== run 1 ==
// atomik_top_parallel
module atomik_top_parallel #(
    parameter integer SYS_CLK_HZ = 94_500_000,
    parameter integer BAUD_RATE  = 115200,
    parameter integer N_BANKS    = 4
)(
    input  wire       sys_clk,
    input  wire       sys_rst_n,
    input  wire       uart_rx,
    output wire       uart_tx,
    output wire [5:0] led
);
Size in the first run: roughly 4600 cells after synthesis, roughly 10 I/O pins, about 37000 um2 of cells after synthesis.
export LEC_CHECK = 0
export ABC_AREA = 1
export CAP_MARGIN = 15
export CORE_MARGIN = 2
export CORE_UTILIZATION = 72
export CTS_CLUSTER_SIZE = 14
export HOLD_SLACK_MARGIN = 0.29
export PLACE_DENSITY_LB_ADDON = 0.19
export SETUP_SLACK_MARGIN = 0.78
export SLEW_MARGIN = 20
create_clock -name core_clock -period 3.21 [get_ports {sys_clk}]
run.sh (not shown) runs the stock make flow with config.mk's settings and CLKGATE_MAP_FILE=.
#### Input delta (run 2 over run 1)
Settings: PLACE_DENSITY now 0.6, previously not set; CORE_UTILIZATION now 40, was 72; CAP_MARGIN now 0, was 15; HOLD_SLACK_MARGIN no longer set, was 0.29; CTS_CLUSTER_SIZE no longer set, was 14; PLACE_DENSITY_LB_ADDON no longer set, was 0.19; GPL_TIMING_DRIVEN now 0, previously not set; SETUP_SLACK_MARGIN now -0.21, was 0.78; ABC_AREA no longer set, was 1; MAX_ROUTING_LAYER now met4, previously not set; the clock period (ns, I/O delays scaled along) now 10.2, was 3.21.
Results
Run 2: no failed stages, no open violations at the end
[compare] base=run 1 new=run 2: data arrival time of the critical path increased 1330 ps, average wire per standard cell increased about 7%.
Synthesized-area fraction occupied by ao, oa, aoi and oai cells, run 2 and run 1: lower on run 1
Run 2: met2 layer usage reported by global route is 26 points lower than what run 1 reported.
## Diff of input files: run 3 against run 2
Settings: changing CORE_UTILIZATION from 40 to 32; changing MAX_ROUTING_LAYER from met4 to met5; setting CELL_PAD_IN_SITES_GLOBAL_PLACEMENT to 2 for the first time; setting ABC_AREA to 1 for the first time; setting CELL_PAD_IN_SITES_DETAIL_PLACEMENT to 2 for the first time; changing CAP_MARGIN from 0 to 40.
Results
- Compared with run 2, run 3 shows worst reg-to-reg setup slack higher by 500 ps.
- Run 3 vs. run 2: worst slew margin relative to its limit went up by 16 points.
- Met2 wire length: lower on run 2
- Final area, run 2 and run 3, lower one = run 2.
- Layout overhead on the synthesized area came out higher on run 3 than on run 2.
- | final hold slack | run 3 vs run 2 | 110 ps lower |
- In the reports for run 2 and run 3, the larger worst setup margin belongs to run 3.
- Fmax | run 3 vs run 2 | run 3 faster
- Summary of run 3 over run 2: total power rose by 0.37 mW, number of clock buffer instances in the layout picked up an extra 18, sequential fraction of the synthesis area went down.
Inputs modified between run 3 and run 4:
Settings: SETUP_SLACK_MARGIN changed from -0.21 to 0.82; PLACE_DENSITY removed (was 0.6); CAP_MARGIN changed from 40 to 20; CELL_PAD_IN_SITES_DETAIL_PLACEMENT removed (was 2); GPL_TIMING_DRIVEN removed (was 0); CTS_CLUSTER_SIZE newly set to 80; CORE_UTILIZATION changed from 32 to 72; CELL_PAD_IN_SITES_GLOBAL_PLACEMENT removed (was 2); MAX_ROUTING_LAYER removed (was met5); the clock period (ns, I/O delays scaled along) changed from 10.2 to 3.17.
Results
When run 4 is set beside run 3, its cell count turns out to be about 15% smaller.
Looking at power group with the largest share, the sequential cells result is from run 4; the the clock network one comes from run 3.
Compared to run 3, run 4 has logic share of the area 2.1 points higher.
Lower tap cell count goes to run 4 over run 3.
Diff run 3..run 4 | area share of buffers outside the clock network | negligible
The final reports for run 4 and run 3 show global-route usage higher in the former.

* * *

## v1
Starting RTL as in the previous note.
clock: 5.12 ns
lec_check: 0
cap_margin: 20
core_margin: 2
core_utilization: 64
slew_margin: 20
Changes in v34 relative to v1:
Settings: CAP_MARGIN: 20 -> 15; CORE_UTILIZATION: 64 -> 72; PLACE_DENSITY: unset -> 0.37; CTS_CLUSTER_SIZE: unset -> 73; ABC_AREA: unset -> 1; SETUP_SLACK_MARGIN: unset -> 0.78; the clock period (ns, I/O delays scaled along): 5.12 -> 3.27.
Findings:
v34 — setup slack after layout 0.18 ns lower, v1 as reference. v1 → v34: proportion of cell area occupied by multi-input gates saw a decrease, combinational gate count rose by about 30%.
What v38 does differently from v34 at the input level:
Settings: changing SETUP_SLACK_MARGIN from 0.78 to 0.8; changing CAP_MARGIN from 15 to 20; removing PLACE_DENSITY (formerly 0.37); removing ABC_AREA (formerly 1); changing CORE_UTILIZATION from 72 to 70; removing CTS_CLUSTER_SIZE (formerly 73); changing the clock period (ns, I/O delays scaled along) from 3.27 to 3.17.
Notes after the runs:
v38 had finished all stages when the layout checks came back failing, citing negative setup slack.
[compare] base=v34 new=v38: clock network fraction of design power has decreased; routed wire length has remained practically unchanged.
Summary of the comparison: worst hold slack is higher in v38, relative to v34.
Input-level comparison between v3 and v38:
Settings: ABC_AREA: unset -> 1; CTS_CLUSTER_DIAMETER: unset -> 29; PLACE_DENSITY: unset -> 0.36; CORE_UTILIZATION: 70 -> 72; CTS_CLUSTER_SIZE: unset -> 80.
==> comparison <==
The sole clean run among v3 and v38 is v3.
Ran to the end and failed final checks on negative setup slack: v38.
v38 → v3: simple-gate share of the synthesized area shows an increase of 12 points; area of placed instances shows an increase of 2600 sq um; area of the die shows an increase of 4.5%; worst hold slack shows a reduction of 0.0066 ns; final worst-path setup slack shows an increase of 0.35 ns.
v38 has lower global-route wire length before repair than v3.
v3 ended with less number of failing setup endpoints in the final timing report than v38.
Power and IR drop assume default switching activity.
